Design division_float_32, start of the top module:
module division_float_32(clock, start, operand1, operand2, result, finish, illegal);
	input clock;  
	input start;  
	input [31:0] operand1, operand2;  
	output reg [31:0] result;  
	output reg finish;  
	output illegal;  
	reg [7:0] exponent;
	reg [23:0] significand1, significand2;
	reg [95:0] temp_operand1, temp_operand2;  
	reg [95:0] sub_result;
	reg [5:0] step;  
	always @(posedge clock) begin  
		if(start) begin
			significand1 = {1'b1, operand1[22:0]};
			significand2 = {1'b1, operand2[22:0]};
			temp_operand1 = {significand1, 24'b0};  
			temp_operand2 = {significand2, 48'b0};  
			finish = 0;
			step = 0;
		end
		if(step == 48) begin  
			sub_result = temp_operand1;  
			exponent = 127 + operand1[30:23] - operand2[30:23];
			if(sub_result[72:48] * 2 > significand2) begin
				sub_result = sub_result + 1;
			end
			if(sub_result[24]) begin
				result[22:0] = sub_result[23:1];
			end else begin
				exponent = exponent - 1;
				result[22:0] = sub_result[22:0];
			end
			if((127 + operand1[30:23]) < operand2[30:23]) begin
				exponent = 0;
			end
			result[31] = operand1[31] ^ operand2[31];
			result[30:23] = exponent;
			if(operand1 == 0) result = 0;
			finish = 1;
		end else begin  
			temp_operand1 = temp_operand1 << 1;  
			if (temp_operand1 >= temp_operand2) temp_operand1 = temp_operand1 - temp_operand2 + 1;
			step = step + 1;  
		end
	end
	assign illegal = (operand2 == 0) ? 1 : 0;  
endmodule
==> flow/config.mk <==
export PLATFORM = sky130hd
export DESIGN_NAME = division_float_32
export DESIGN_NICKNAME = division_float_32
export VERILOG_FILES = /design/flow/design.v
export SDC_FILE = /design/flow/constraint.sdc
export NUM_CORES = 4
export LEC_CHECK = 0
export CAP_MARGIN = 20
export CORE_MARGIN = 2
export CORE_UTILIZATION = 68
export CTS_CLUSTER_SIZE = 62
export SETUP_SLACK_MARGIN = 0.76
export SLEW_MARGIN = 20
==> flow/constraint.sdc <==
create_clock -name core_clock -period 4.98 [get_ports {clock}]
set_input_delay 0.9960 -clock core_clock [delete_from_list [all_inputs] [get_ports {clock}]]
set_output_delay 0.9960 -clock core_clock [all_outputs]
set_load 0.01 [all_outputs]
run.sh (not shown) runs the stock make flow with config.mk's settings and CLKGATE_MAP_FILE=.
The baseline went through all stages and came out clean.
Rerun with:
Settings changed: CORE_UTILIZATION 68 to 40, CTS_CLUSTER_SIZE 62 to unset, SETUP_SLACK_MARGIN 0.76 to unset.
Clock period 4.98 ns to 5.5 ns, I/O delays scaled along.
What happened: Die area rose by 68%; via count came out lower by 14%; global-route usage goes down by 17 points; clock power falls by about 5%; sequential share of layout area went up by 2.1 points.
Rerun with:
Settings changed: CORE_UTILIZATION 40 to 69, CTS_CLUSTER_SIZE set to 25, SETUP_SLACK_MARGIN set to 0.97.
Clock period 5.5 ns to 4.96 ns, I/O delays scaled along.
Effect:
- The changed run ended with an error in 5_1_grt (GRT-0232)
- synthesized cell count is unchanged
- area after synthesis does not change
- die area drops by well over a third
Rerun with:
Settings changed: CORE_UTILIZATION 69 to 66, CTS_CLUSTER_SIZE 25 to unset, SETUP_SLACK_MARGIN 0.97 to unset.
Clock period 4.96 ns to 4.07 ns, I/O delays scaled along.
Result: The changed run stopped in 5_1_grt, error GRT-0232. Synthesized cell count stays the same. Area after synthesis stays the same. Die area came out higher by 4.4%.
Rerun with:
Settings changed: ABC_AREA set to 0, CELL_PAD_IN_SITES_DETAIL_PLACEMENT set to 0, CORE_ASPECT_RATIO set to 0.89, CORE_UTILIZATION 66 to 70, CTS_CLUSTER_SIZE set to 36, MAX_ROUTING_LAYER set to met5, TNS_END_PERCENT set to 50.
Clock period 4.07 ns to 4.01 ns, I/O delays scaled along.
=> The new run never finished: it broke off in 4_1_cts. Synthesized cell count does not change. Area after synthesis is unchanged. Die size falls by a few percent.
Rerun with:
Settings changed: ABC_AREA 0 to unset, CELL_PAD_IN_SITES_DETAIL_PLACEMENT 0 to unset, CORE_ASPECT_RATIO 0.89 to unset, CORE_UTILIZATION 70 to 66, CTS_CLUSTER_SIZE 36 to 62, MAX_ROUTING_LAYER met5 to unset, TNS_END_PERCENT 50 to unset.
Clock period 4.01 ns to 4.07 ns, I/O delays scaled along.
After rerunning: With this change the flow aborted during 5_1_grt, error GRT-0232; die area rises by 5.9%; synthesized area does not change; synthesized cell count is unchanged.


Setup of ember:
The RTL this note starts from:
==> flow/design.v <==
`timescale 1ns / 1ps
module division_float_32(clock, start, operand1, operand2, result, finish, illegal);
	input clock;  
	input start;  
	input [31:0] operand1, operand2;  
	output reg [31:0] result;  
	output reg finish;  
	output illegal;  
	reg [7:0] exponent;
	reg [23:0] significand1, significand2;
	reg [95:0] temp_operand1, temp_operand2;  
	reg [95:0] sub_result;
	reg [5:0] step;  
	always @(posedge clock) begin  
		if(start) begin
			significand1 = {1'b1, operand1[22:0]};
			significand2 = {1'b1, operand2[22:0]};
			temp_operand1 = {significand1, 24'b0};  
			temp_operand2 = {significand2, 48'b0};  
			finish = 0;
			step = 0;
		end
		if(step == 48) begin  
			sub_result = temp_operand1;  
			exponent = 127 + operand1[30:23] - operand2[30:23];
			if(sub_result[72:48] * 2 > significand2) begin
				sub_result = sub_result + 1;
			end
			if(sub_result[24]) begin
				result[22:0] = sub_result[23:1];
			end else begin
				exponent = exponent - 1;
				result[22:0] = sub_result[22:0];
			end
			if((127 + operand1[30:23]) < operand2[30:23]) begin
				exponent = 0;
			end
			result[31] = operand1[31] ^ operand2[31];
			result[30:23] = exponent;
			if(operand1 == 0) result = 0;
			finish = 1;
		end else begin  
			temp_operand1 = temp_operand1 << 1;  
			if (temp_operand1 >= temp_operand2) temp_operand1 = temp_operand1 - temp_operand2 + 1;
			step = step + 1;  
		end
	end
	assign illegal = (operand2 == 0) ? 1 : 0;  
endmodule
export LEC_CHECK = 0
export CAP_MARGIN = 20
export CORE_MARGIN = 2
export CORE_UTILIZATION = 61
export HOLD_SLACK_MARGIN = 0.29
export SETUP_SLACK_MARGIN = 0.86
export SLEW_MARGIN = 20
create_clock -name core_clock -period 2.94 [get_ports {clock}]
What ended ember was a tool error in 5_1_grt; the run never finished.
> inputs changed (ember -> quartz)
- a deleted SETUP_SLACK_MARGIN that had been 0.86
- an added PLACE_DENSITY of 0.41
- a change of CORE_UTILIZATION from 61 to 68
- a deleted HOLD_SLACK_MARGIN that had been 0.29
- a change of the clock period (ns, I/O delays scaled along) from 2.94 to 5.8
Findings:
quartz completed end to end with timing, DRC and antenna clean.
ember -> quartz: combined area of all synthesized cells delta 0, exact match
quartz ends up with a HPWL reported at the end of detailed placement that is 24% lower than in ember.
Worst setup slack before clock tree synthesis (quartz over ember): increase, 1960 ps
Relative to ember, the total die size measured on quartz has decreased by more than 10%.
Core utilization at floorplan: ember and quartz compared, lower one is ember
Total placed cells including tap cells for quartz is lower than for ember.
Compared with ember, in quartz deepest clock path buffer count saw little to no change, die outline width went down 9.8 um, area inside the core boundary lower.
Edits applied to the flow inputs when going from quartz to willow:
- a deleted PLACE_DENSITY that had been 0.41
- a change of CORE_UTILIZATION from 68 to 33
- a change of the clock period (ns, I/O delays scaled along) from 5.8 to 5.05
Notes after the runs:
- Taking quartz as the reference, in willow combinational group share of total power rose by 1.5 points; total power rose by about 28%; count of placed standard cells including taps rose by 722; maximum number of pins on one net before global-route repair rose by 16; core utilization of the finished layout fell by 35 points.
- Of willow and quartz, the run reporting the lower period utilization was quartz.
- The lower count of non-filler cells in the finished layout of willow and quartz is in quartz.
Edits applied to the flow inputs when going from willow to juniper:
- swapping 20 for 0 in CAP_MARGIN
- putting PLACE_DENSITY_LB_ADDON at 0.09 where nothing was set
- swapping 33 for 72 in CORE_UTILIZATION
- putting CTS_CLUSTER_SIZE at 10 where nothing was set
- putting CTS_CLUSTER_DIAMETER at 400 where nothing was set
- putting ABC_AREA at 1 where nothing was set
- swapping 5.05 for 4.77 in the clock period (ns, I/O delays scaled along)
Notes after the runs:
- Delta (juniper minus willow): tap cell count fell 389, post-layout period usage of the worst path fell 1.8 points.
- Diff willow -> juniper | least setup slack across all paths after layout | increase of 70 ps
- Proportion of power drawn by combinational gates: juniper > willow
Modified inputs, violet compared to juniper
- putting SETUP_SLACK_MARGIN at 1.13 where nothing was set
- swapping 72 for 58 in CORE_UTILIZATION
- clearing PLACE_DENSITY_LB_ADDON, which used to be 0.09
- clearing CTS_CLUSTER_SIZE, which used to be 10
- clearing CTS_CLUSTER_DIAMETER, which used to be 400
- swapping 0 for 20 in CAP_MARGIN
- clearing ABC_AREA, which used to be 1
- swapping 4.77 for 4.07 in the clock period (ns, I/O delays scaled along)
Findings:
FAIL: violet; every other run in juniper and violet is clean
Sequential-to-total area share from yosys stat: violet vs juniper up 4.0 points
Number of cells upsized or downsized after cts sits higher in violet than in juniper.
Taking juniper as the reference point, the count of clock-buffer cells in the layout of violet rises by 5.
Share of the core filled with cells delta for violet relative to juniper: 9.5 points higher
Compared with juniper, in violet cell area after layout rose by about 18%; area of combinational cells with multiple inputs rose by 5.0%; switching power rose by 39%.
violet vs juniper: setup slack down in violet


== run 1 ==
Starts from the design.v that is shown in full above.
Settings: LEC_CHECK=0, ABC_AREA=1, CAP_MARGIN=30, CELL_PAD_IN_SITES_GLOBAL_PLACEMENT=3, CORE_MARGIN=2, CORE_UTILIZATION=48, CTS_CLUSTER_DIAMETER=202, MAX_ROUTING_LAYER=met4, MIN_ROUTING_LAYER=met2, SETUP_SLACK_MARGIN=1.48, SLEW_MARGIN=20; clock period 5.5 ns.
No final results exist for run 1, since it was stopped by error GPL-0301 during 3_1_place_gp_skip_io.
Edits applied to the flow inputs when going from run 1 to run 2:
- SETUP_SLACK_MARGIN no longer set, was 1.48
- ABC_AREA no longer set, was 1
- CELL_PAD_IN_SITES_GLOBAL_PLACEMENT no longer set, was 3
- CORE_UTILIZATION now 40, was 48
- MAX_ROUTING_LAYER no longer set, was met4
- MIN_ROUTING_LAYER no longer set, was met2
- CTS_CLUSTER_DIAMETER no longer set, was 202
- CAP_MARGIN now 20, was 30
- the clock period (ns, I/O delays scaled along) now 5.05, was 5.5
Findings:
Run 2 went all the way through synthesis, placement and routing and the layout is clean on timing, DRC and antenna. [compare] base=run 1 new=run 2: post-synthesis compound-gate area fraction saw an increase, area share of and/or/nand/nor cells after synthesis decreased 17 points. Run 2 vs. run 1: synthesized area decreased by about 15% relative to the old numbers, placeable core area now larger. Delta (run 2 minus run 1): count of state elements after synthesis essentially unchanged, yosys-reported design area after synthesis decreased 0.0038 mm^2, xor/xnor share of the synthesized area increased 2.5 points. Summary: with run 1 as the reference, synthesized cell count in run 2 moved down by more than a quarter.
Input changes introduced in run 3 (baseline for comparison: run 2):
- setting ABC_AREA to 1 for the first time
- setting CTS_CLUSTER_DIAMETER to 202 for the first time
- setting SETUP_SLACK_MARGIN to 1.48 for the first time
- changing the clock period (ns, I/O delays scaled along) from 5.05 to 5.5
Results
- Run 3 against run 2: relative contribution of combinational cells to total power saw an increase, proportion of cell area spent on the clock network saw a decrease, core utilization saw a decrease, first-pass GRT wire length saw an increase.
- Run 2 ended up with operand2[4] as its timing startpoint of the critical path; run 3 ended up with start.
For run 4, these inputs were changed with respect to run 3:
- a deleted SETUP_SLACK_MARGIN that had been 1.48
- a deleted CTS_CLUSTER_DIAMETER that had been 202
- a change of CORE_UTILIZATION from 40 to 68
- an added PLACE_DENSITY of 0.38
- a change of the clock period (ns, I/O delays scaled along) from 5.5 to 4.77
==> comparison <==
- Of run 3 and run 4, the run reporting the lower final hold slack was run 3.
- Status: proportion of synthesized chip area in sequential cells parity (run 4, run 3)
- The higher setup slack at placement of run 3 and run 4 is in run 3.
- Wire length after detailed routing: run 3 and run 4 compared, higher one is run 3
- Clock share of power (lower): run 4
- Run 4: critical path's largest stage delay 0.17 ns below run 3
- Post-layout period usage of the worst path, run 3 and run 4: smaller value in run 3
- Comparing run 3 and run 4, the lower data-path buffer share of cell area in the final layout is on run 4.
[inputs] run 5 vs run 4
- setting HOLD_SLACK_MARGIN to 0.29 for the first time
- changing CORE_UTILIZATION from 68 to 58
- setting SETUP_SLACK_MARGIN to 0.86 for the first time
- removing PLACE_DENSITY (formerly 0.38)
- removing ABC_AREA (formerly 1)
- setting CTS_CLUSTER_SIZE to 37 for the first time
- changing the clock period (ns, I/O delays scaled along) from 4.77 to 2.94
--- outcome ---
Changes observed in run 5 relative to run 4: worst slack at placement dropped 1.98 ns; row count barely changed; floorplan die height dropped about 0.45%; cell count after placement dropped 843. Of run 5 and run 4, the run reporting the lower die area was run 5. Run 5: aborted in 5_1_grt (tool error). Run 5 vs run 4 — instance tally after logic synthesis dropped by more than a quarter. Delta (run 5 minus run 4): xor-xnor portion of the synthesized cell area rose by 2.5 points; area after synthesis now smaller; number of nets in the synthesized netlist fell by 1,570.


Setup of old:
RTL: the design.v shown in full above, as it stands there.
make LEC_CHECK=0 CAP_MARGIN=20 CORE_ASPECT_RATIO=0.71 CORE_MARGIN=2 CORE_UTILIZATION=58 CTS_CLUSTER_SIZE=37 HOLD_SLACK_MARGIN=0.29 PLACE_DENSITY_LB_ADDON=0.03 SETUP_SLACK_MARGIN=0.86 SLEW_MARGIN=20 TNS_END_PERCENT=15 finish   # period 2.94 ns
In the summary table, old is marked failed, with error GRT-0232 raised in global routing.
diff inputs: old => new
# old
export LEC_CHECK = 0
export CAP_MARGIN = 20
export CORE_ASPECT_RATIO = 0.71
export CORE_MARGIN = 2
export CORE_UTILIZATION = 58
export CTS_CLUSTER_SIZE = 37
export HOLD_SLACK_MARGIN = 0.29
export PLACE_DENSITY_LB_ADDON = 0.03
export SETUP_SLACK_MARGIN = 0.86
export SLEW_MARGIN = 20
export TNS_END_PERCENT = 15
create_clock -name core_clock -period 2.94 [get_ports {clock}]
# new
export LEC_CHECK = 0
export CAP_MARGIN = 20
export CORE_ASPECT_RATIO = 0.71
export CORE_MARGIN = 2
export CORE_UTILIZATION = 61
export CTS_CLUSTER_DIAMETER = 377
export CTS_CLUSTER_SIZE = 37
export HOLD_SLACK_MARGIN = 0.29
export PLACE_DENSITY_LB_ADDON = 0.03
export SETUP_SLACK_MARGIN = 0.86
export SLEW_MARGIN = 20
export TNS_END_PERCENT = 15
create_clock -name core_clock -period 2.94 [get_ports {clock}]
[summary]
global routing: new exited with error
Per the comparison of new with old, number of cell rows saw a decrease; area reported by Yosys stat saw little to no change.
Taking old as 1.0, new lands at 0.942 on core outline area.
Die area (new vs. old) decreases by a few percent
new -> old: multiplexer area fraction after synthesis delta 0, exact match
Reported for new and old, post-synthesis cell area turned out identical to the last digit.
new gives less die span in y than old did.
Weighted congestion reported at the end of routability-driven placement in new is about 0.34% lower than in old


// division_float_32: RTL as listed in full above, without the edits since
clock: 8.64 ns
lec_check: 0
abc_area: 0
cap_margin: 15
cell_pad_in_sites_detail_placement: 0
cell_pad_in_sites_global_placement: 0
core_aspect_ratio: 0.56
core_margin: 5
core_utilization: 17
cts_cluster_size: 25
gpl_routability_driven: 0
gpl_timing_driven: 0
max_routing_layer: met5
place_density_lb_addon: 0.08
slew_margin: 20
tns_end_percent: 50
Next try:
CAP_MARGIN = 20   (was 15)
CELL_PAD_IN_SITES_GLOBAL_PLACEMENT = unset   (was 0)
CORE_ASPECT_RATIO = 0.89   (was 0.56)
CORE_MARGIN = 3   (was 5)
CORE_UTILIZATION = 67   (was 17)
CTS_CLUSTER_DIAMETER = 359   (was unset)
CTS_CLUSTER_SIZE = 24   (was 25)
GPL_ROUTABILITY_DRIVEN = unset   (was 0)
GPL_TIMING_DRIVEN = unset   (was 0)
PLACE_DENSITY_LB_ADDON = unset   (was 0.08)
TNS_END_PERCENT = 5   (was 50)
clock period = 4.01 ns   (was 8.64 ns; I/O delays follow)
The new run failed in global routing (5_1_grt) on GRT-0232.
Die area went down by 74%.
Synthesized cell count stays the same.
Area after synthesis does not change.
Next try:
CORE_MARGIN = 2   (was 3)
CORE_UTILIZATION = 69   (was 67)
CTS_CLUSTER_DIAMETER = unset   (was 359)
CTS_CLUSTER_SIZE = unset   (was 24)
PLACE_DENSITY = 0.64   (was unset)
TNS_END_PERCENT = 100   (was 5)
clock period = 6.83 ns   (was 4.01 ns; I/O delays follow)
Effect: Now the flow passed the timing, design-rule and antenna checks; die area drops by 5.0%; area after synthesis is unchanged; synthesized cell count is unchanged.
Power figures rest on the tool's default switching activity, not on a simulated workload.
